==> trial 2: inputs <==
==> flow/design.v <==
module AMBA_AXI_ram
#(
	parameter ID_WIDTH = 4,
	parameter ADDR_WIDTH = 8,
	parameter DATA_WIDTH = 16,
	parameter BRESP_WIDTH = 3,
	parameter WR_MEM_DELAY = 0,
	parameter RD_MEM_DELAY = 0
)
(
	clk,
	rst_n,
	s_axi_awvalid,
	s_axi_awready,
	s_axi_awid,
	s_axi_awaddr,
	s_axi_awlen,
	s_axi_awsize,
	s_axi_awburst, 							 
	s_axi_wvalid,
	s_axi_wready,
	s_axi_wdata,
	s_axi_wstrb, 
	s_axi_wlast,
	s_axi_bvalid,
	s_axi_bready,
	s_axi_bid,
	s_axi_bresp,
	s_axi_arvalid,
	s_axi_arready,
	s_axi_arid,
	s_axi_araddr,
	s_axi_arlen,
	s_axi_arsize,
	s_axi_arburst,
	s_axi_rvalid,
	s_axi_rready,
	s_axi_rid,
	s_axi_rdata,
	s_axi_rresp,
	s_axi_rlast
);
parameter STROBE_WIDTH = DATA_WIDTH/8;
parameter W_STATE_IDLE = 2'd0;
parameter W_STATE_BRUST = 2'd1;
parameter W_STATE_RESPON = 2'd2;
parameter R_STATE_IDLE = 1'd0;
parameter R_STATE_BRUST = 1'd1;
parameter MEM_ADDR_SIZE = ADDR_WIDTH - $clog2(STROBE_WIDTH);  
input 								clk, rst_n;
input 								s_axi_awvalid;
output reg 							s_axi_awready;
input [ID_WIDTH - 1 : 0] 			s_axi_awid;
input [ADDR_WIDTH - 1 : 0] 			s_axi_awaddr;
input [7:0] 						s_axi_awlen;
input [2:0] 						s_axi_awsize;
input [1:0] 						s_axi_awburst; 
input 								s_axi_wvalid;
output reg 							s_axi_wready;
input [DATA_WIDTH - 1 : 0] 			s_axi_wdata;
input [STROBE_WIDTH - 1 : 0]		s_axi_wstrb;
input 								s_axi_wlast;
output reg	 						s_axi_bvalid;
input 								s_axi_bready;
output [ID_WIDTH - 1 : 0] 			s_axi_bid;
output [BRESP_WIDTH - 1 : 0] 		s_axi_bresp;
input 								s_axi_arvalid;
output reg							s_axi_arready;
input [ID_WIDTH - 1 : 0] 			s_axi_arid;
input [ADDR_WIDTH - 1 : 0] 			s_axi_araddr;
input [7:0]							s_axi_arlen;
input [2:0]							s_axi_arsize;
input [1:0]							s_axi_arburst;
output reg							s_axi_rvalid;
input 								s_axi_rready;
output [ID_WIDTH - 1 : 0] 			s_axi_rid;
output reg [DATA_WIDTH - 1 : 0]		s_axi_rdata;
output [BRESP_WIDTH - 1 : 0]		s_axi_rresp;
output reg							s_axi_rlast;
integer i;
reg [1:0] W_state, W_next_state;  
reg R_state, R_next_state;
reg [DATA_WIDTH - 1 : 0] mem[(1 << MEM_ADDR_SIZE) - 1 : 0];  
reg [1+$clog2(WR_MEM_DELAY) : 0] wr_mem_delay_cnt;
reg [1+$clog2(RD_MEM_DELAY) : 0] rd_mem_delay_cnt;
wire wr_mem_done, rd_mem_done;
reg [ID_WIDTH - 1 : 0] 			s_axi_awid_reg;
reg [ADDR_WIDTH - 1 : 0] 		s_axi_awaddr_reg;
reg [2:0] 						s_axi_awsize_reg;
reg [1:0] 						s_axi_awburst_reg;
reg [7:0] wdata_index_cnt;
wire [MEM_ADDR_SIZE - 1 : 0] 	awaddr_mem, araddr_mem;
wire wr_data_hand_en, rd_data_hand_en;
reg [ID_WIDTH - 1 : 0] 			s_axi_arid_reg;
reg [ADDR_WIDTH - 1 : 0] 		s_axi_araddr_reg;
reg [2:0] 						s_axi_arsize_reg;
reg [1:0] 						s_axi_arburst_reg;
reg [7:0] rdata_index_cnt;
always@(*)begin
    case(W_state)
        W_STATE_IDLE:begin
			if(s_axi_awvalid && s_axi_awready)
				W_next_state = W_STATE_BRUST;
			else
				W_next_state = W_STATE_IDLE;
        end
        W_STATE_BRUST:begin
			if(wdata_index_cnt > 0 || ~wr_mem_done)
				W_next_state = W_STATE_BRUST;
			else
				W_next_state = W_STATE_RESPON;
        end
        W_STATE_RESPON:begin
            if(s_axi_bready)
				W_next_state = W_STATE_IDLE;
			else
				W_next_state = W_STATE_RESPON;
        end
		  default: W_next_state = W_STATE_IDLE;
    endcase
end
always@(posedge clk, negedge rst_n)begin
    if(~rst_n)begin
        W_state <= W_STATE_IDLE;
    end
    else begin
        W_state <= W_next_state;
    end
end
always@(posedge clk, negedge rst_n)begin
    if(~rst_n)begin
		  s_axi_awid_reg 	<= 0;
		  s_axi_awsize_reg	<= 0;
		  s_axi_awburst_reg	<= 0;
    end
    else begin
		if(W_state == W_STATE_IDLE & s_axi_awvalid & s_axi_awready)begin
			  s_axi_awid_reg 	<= s_axi_awid;
			  s_axi_awsize_reg	<= s_axi_awsize < ($clog2(STROBE_WIDTH)) ? s_axi_awsize : ($clog2(STROBE_WIDTH));
			  s_axi_awburst_reg	<= s_axi_awburst;
		end
    end
end
always@(posedge clk, negedge rst_n)begin
    if(~rst_n)begin
        wdata_index_cnt <= 0;
    end
    else begin
		if(W_state == W_STATE_IDLE && s_axi_awvalid && s_axi_awready)
			wdata_index_cnt <= s_axi_awlen;
		else if(wr_data_hand_en)
			wdata_index_cnt <= wdata_index_cnt - 1;
    end
end
always@(posedge clk, negedge rst_n)begin
    if(~rst_n)begin
        s_axi_awaddr_reg <= 0;
    end
    else begin
        if(W_state == W_STATE_IDLE && s_axi_awvalid && s_axi_awready)
			s_axi_awaddr_reg <= s_axi_awaddr;
		else if(wr_data_hand_en && wdata_index_cnt > 1 && s_axi_awburst_reg != 2'b00)
			s_axi_awaddr_reg <= s_axi_awaddr_reg + (1 << s_axi_awsize_reg);
    end
end
assign awaddr_mem = s_axi_awaddr_reg >> ($clog2(STROBE_WIDTH));
always@(posedge clk, negedge rst_n)begin
    if(~rst_n)begin
        s_axi_awready <= 0;
    end
    else begin
        if(W_state == W_STATE_IDLE)
			s_axi_awready <= 1;
		else
			s_axi_awready <= 0;
    end
end
assign wr_data_hand_en = (W_state == W_STATE_BRUST && s_axi_wready && s_axi_wvalid);
assign wr_mem_done = wr_mem_delay_cnt == WR_MEM_DELAY;
always@(posedge clk, negedge rst_n)begin
    if(~rst_n)begin
        s_axi_wready <= 0;
    end
    else begin
        if (W_state == W_STATE_IDLE && W_next_state == W_STATE_BRUST || W_state == W_STATE_BRUST && W_next_state != W_STATE_RESPON && wr_mem_done)
			s_axi_wready <= 1;
		else
			s_axi_wready <= 0;
    end
end
always@(posedge clk, negedge rst_n)begin
    if(~rst_n)begin
        wr_mem_delay_cnt <= 0;
    end
    else begin
		if(wr_mem_done)
			wr_mem_delay_cnt <= 0; 
		else if(wr_data_hand_en || W_state == W_STATE_BRUST && wr_mem_delay_cnt > 0)
        	wr_mem_delay_cnt <= wr_mem_delay_cnt + 1;
    end
end
always@(posedge clk, negedge rst_n)begin
    if(~rst_n)begin
        s_axi_bvalid <= 0;
    end
    else begin
        if (W_state != W_STATE_RESPON )
			s_axi_bvalid <= 0;
		else
			s_axi_bvalid <= 1;
    end
end
assign s_axi_bid = s_axi_awid_reg;
assign s_axi_bresp = {BRESP_WIDTH{1'b0}};
always@(*)begin
    case(R_state)
        R_STATE_IDLE:begin
			if(s_axi_arvalid && s_axi_arready)
				R_next_state = R_STATE_BRUST;
			else
				R_next_state = R_STATE_IDLE;
        end
        R_STATE_BRUST:begin
			if(rdata_index_cnt > 1 || ~rd_mem_done)
				R_next_state = R_STATE_BRUST;
			else
				R_next_state = R_STATE_IDLE;
        end
		default: R_next_state = R_STATE_IDLE;
    endcase
end
always@(posedge clk, negedge rst_n)begin
    if(~rst_n)begin
        R_state <= R_STATE_IDLE;
    end
    else begin
        R_state <= R_next_state;
    end
end
always@(posedge clk, negedge rst_n)begin
    if(~rst_n)begin
		  s_axi_arid_reg 	<= 0;
		  s_axi_arsize_reg	<= 0;
		  s_axi_arburst_reg	<= 0;
    end
    else begin
		if(R_state == R_STATE_IDLE & s_axi_arvalid & s_axi_arready)begin
			  s_axi_arid_reg 	<= s_axi_arid;
			  s_axi_arsize_reg	<= s_axi_arsize < ($clog2(STROBE_WIDTH)) ? s_axi_arsize : ($clog2(STROBE_WIDTH));
			  s_axi_arburst_reg	<= s_axi_arburst;
		end
    end
end
always@(posedge clk, negedge rst_n)begin
    if(~rst_n)begin
        rdata_index_cnt <= 0;
    end
    else begin
		if(R_state == R_STATE_IDLE && s_axi_arvalid && s_axi_arready)
			rdata_index_cnt <= s_axi_arlen;
		else if(rd_data_hand_en && rd_mem_done)
			rdata_index_cnt <= rdata_index_cnt - 1;
    end
end
always@(posedge clk, negedge rst_n)begin
    if(~rst_n)begin
        s_axi_araddr_reg <= 0;
    end
    else begin
        if(R_state == R_STATE_IDLE && s_axi_arvalid && s_axi_arready)
			s_axi_araddr_reg <= s_axi_araddr;
		else if(rd_data_hand_en && rd_mem_done && s_axi_arburst_reg != 2'b00)
			s_axi_araddr_reg <= s_axi_araddr_reg + (1 << s_axi_arsize_reg);
    end
end
assign araddr_mem = s_axi_araddr_reg >> ($clog2(STROBE_WIDTH));
always@(posedge clk, negedge rst_n)begin
    if(~rst_n)begin
        s_axi_arready <= 0;
    end
    else begin
        if(R_state == R_STATE_IDLE)
			s_axi_arready <= 1;
		else
			s_axi_arready <= 0;
    end
end
assign rd_data_hand_en = (R_state == R_STATE_BRUST && s_axi_rready);
assign rd_mem_done = rd_mem_delay_cnt == RD_MEM_DELAY;
always@(posedge clk, negedge rst_n)begin
    if(~rst_n)begin
        s_axi_rvalid <= 0;
    end
    else begin
        if (R_state == R_STATE_BRUST && rd_mem_done)
			s_axi_rvalid <= 1;
		else
			s_axi_rvalid <= 0;
    end
end
always@(posedge clk, negedge rst_n)begin
    if(~rst_n)begin
        rd_mem_delay_cnt <= 0;
    end
    else begin
		if(rd_mem_done)
			rd_mem_delay_cnt <= 0; 
		else if(rd_data_hand_en || R_state == R_STATE_BRUST && rd_mem_delay_cnt > 0)
        	rd_mem_delay_cnt <= rd_mem_delay_cnt + 1;
    end
end
assign s_axi_rid = s_axi_arid_reg;
assign s_axi_rresp = {BRESP_WIDTH{1'b0}};
always@(posedge clk, negedge rst_n)begin
    if(~rst_n)begin
        s_axi_rdata <= 0;
    end
    else begin
		if(rd_data_hand_en && rd_mem_done)
        	s_axi_rdata <= mem[araddr_mem];
    end
end
always@(posedge clk, negedge rst_n)begin
    if(~rst_n)begin
        s_axi_rlast <= 0;
    end
    else begin
		if(rdata_index_cnt == 1 && rd_mem_done)
        	s_axi_rlast <= 1;
		else
			s_axi_rlast <= 0;
    end
end
always@(posedge clk, negedge rst_n)begin
    if(~rst_n)begin
        for	(i=0; i<(1 << MEM_ADDR_SIZE);i=i+1)
			mem[i] <= 0;
    end
    else begin
        for(i=0; i<STROBE_WIDTH; i=i+1)begin
			if(wr_data_hand_en & s_axi_wstrb[i])
				mem[awaddr_mem][8*(i+1)-1 -: 8] <= s_axi_wdata[8*(i+1)-1 -: 8];
		end
    end
end
endmodule 
==> flow/run.sh <==
#!/bin/bash
# the make line also repeats each setting of config.mk as NAME=value (left out here)
make -C /OpenROAD-flow-scripts/flow DESIGN_CONFIG=/design/flow/config.mk WORK_HOME=/design/flow/orfs CLKGATE_MAP_FILE= finish
==> flow/config.mk <==
export PLATFORM = sky130hd
export DESIGN_NAME = AMBA_AXI_ram
export DESIGN_NICKNAME = AMBA_AXI_ram
export VERILOG_FILES = /design/flow/design.v
export SDC_FILE = /design/flow/constraint.sdc
export NUM_CORES = 4
export LEC_CHECK = 0
export CAP_MARGIN = 15
export CELL_PAD_IN_SITES_GLOBAL_PLACEMENT = 3
export CORE_MARGIN = 7
export CORE_UTILIZATION = 30
export CTS_CLUSTER_DIAMETER = 208
export CTS_CLUSTER_SIZE = 14
export PLACE_DENSITY_LB_ADDON = 0.19
export SLEW_MARGIN = 20
==> flow/constraint.sdc <==
create_clock -name core_clock -period 8.74 [get_ports {clk}]
set_input_delay 1.7480 -clock core_clock [delete_from_list [all_inputs] [get_ports {clk}]]
set_output_delay 1.7480 -clock core_clock [all_outputs]
set_load 0.01 [all_outputs]
==> trial 81 (differences from trial 2) <==
- ABC_AREA: default -> 1
- CAP_MARGIN: 15 -> 20
- CELL_PAD_IN_SITES_GLOBAL_PLACEMENT: 3 -> default
- CORE_ASPECT_RATIO: default -> 0.87
- CORE_MARGIN: 7 -> 2
- CORE_UTILIZATION: 30 -> 70
- CTS_CLUSTER_DIAMETER: 208 -> 43
- CTS_CLUSTER_SIZE: 14 -> 20
- MAX_ROUTING_LAYER: default -> met5
- PLACE_DENSITY_LB_ADDON: 0.19 -> default
- SETUP_SLACK_MARGIN: default -> 1.0
- TNS_END_PERCENT: default -> 15
==> flow/constraint.sdc (replaced) <==
create_clock -name core_clock -period 4.08 [get_ports {clk}]
set_input_delay 0.8160 -clock core_clock [delete_from_list [all_inputs] [get_ports {clk}]]
set_output_delay 0.8160 -clock core_clock [all_outputs]
set_load 0.01 [all_outputs]
==> trial 28 (differences from trial 2) <==
- ABC_AREA: default -> 0
- CAP_MARGIN: 15 -> 20
- CELL_PAD_IN_SITES_GLOBAL_PLACEMENT: 3 -> default
- CORE_MARGIN: 7 -> 2
- CORE_UTILIZATION: 30 -> 49
- CTS_CLUSTER_DIAMETER: 208 -> 298
- CTS_CLUSTER_SIZE: 14 -> default
- GPL_ROUTABILITY_DRIVEN: default -> 0
- GPL_TIMING_DRIVEN: default -> 1
- PLACE_DENSITY_LB_ADDON: 0.19 -> 0.15
- SETUP_SLACK_MARGIN: default -> 0.69
- TNS_END_PERCENT: default -> 20
==> flow/constraint.sdc (replaced) <==
create_clock -name core_clock -period 5.5 [get_ports {clk}]
set_input_delay 1.1000 -clock core_clock [delete_from_list [all_inputs] [get_ports {clk}]]
set_output_delay 1.1000 -clock core_clock [all_outputs]
set_load 0.01 [all_outputs]
==> build 90 (differences from trial 2) <==
- CAP_MARGIN: 15 -> 20
- CELL_PAD_IN_SITES_GLOBAL_PLACEMENT: 3 -> 1
- CORE_ASPECT_RATIO: default -> 1.88
- CORE_MARGIN: 7 -> 2
- CORE_UTILIZATION: 30 -> 56
- CTS_CLUSTER_DIAMETER: 208 -> 322
- CTS_CLUSTER_SIZE: 14 -> 73
- HOLD_SLACK_MARGIN: default -> 0.28
- PLACE_DENSITY: default -> 0.38
- PLACE_DENSITY_LB_ADDON: 0.19 -> default
- TNS_END_PERCENT: default -> 35
==> flow/constraint.sdc (replaced) <==
create_clock -name core_clock -period 5.5 [get_ports {clk}]
set_input_delay 1.1000 -clock core_clock [delete_from_list [all_inputs] [get_ports {clk}]]
set_output_delay 1.1000 -clock core_clock [all_outputs]
set_load 0.01 [all_outputs]
==> summary.txt <==
fresh numbers from the pnr run: result of the run=timing/DRC/antenna clean, fraction of the yosys area taken by sequential cells=a little under three fifths, Clock Skew=~0.030 ns, library cell appearing most often on the critical path=sky130_fd_sc_hd__nand2_1, top layer in use=met5
[end of results for trial 81]
==> summary.txt <==
run metrics: CTS Hold Bufs=1, result of the run=stopped before the end, fraction of the yosys area taken by sequential cells=roughly 56%, synthesis area per yosys=between 90000 and 100000 µm², stage where the flow stopped=global routing, MUX area fraction=roughly a quarter, synthesized area per cell=13.1 µm², GR met2 Demand/Resource=between 80% and 90%, detailed-placement wirelength estimate=around 360 mm, Chip Height=around 570 µm, horizontal die dimension=slightly above 300 µm, Error=[ERROR GRT-0116] Global routing finished with congestion. Check the congestion regions in the DRC Viewer.
[end of results for build 90]
==> summary.txt <==
fresh numbers from the pnr run: result of the run=timing/DRC/antenna clean, area-dominant cell class after layout=flip-flops and latches, synthesized-area fraction occupied by ao, oa, aoi and oai cells=approximately a tenth, post-placement worst setup slack=between 3 and 4 ns, top layer in use=met5, Clock Skew=about 0.076 ns, library cell appearing most often on the critical path=sky130_fd_sc_hd__buf_4, fraction of the yosys area taken by sequential cells=56.2%
[end of results for trial 2]
==> summary.txt <==
fresh numbers from the pnr run: fraction of the yosys area taken by sequential cells=56.2%, Via density=about 7.5, antenna violations before repair=approximately 53, Clock Skew=0.0394 ns, result of the run=timing/DRC/antenna clean, count of unresolved DRC violations after routing=0, library cell appearing most often on the critical path=sky130_fd_sc_hd__buf_4, top layer in use=met5
[end of results for trial 28]
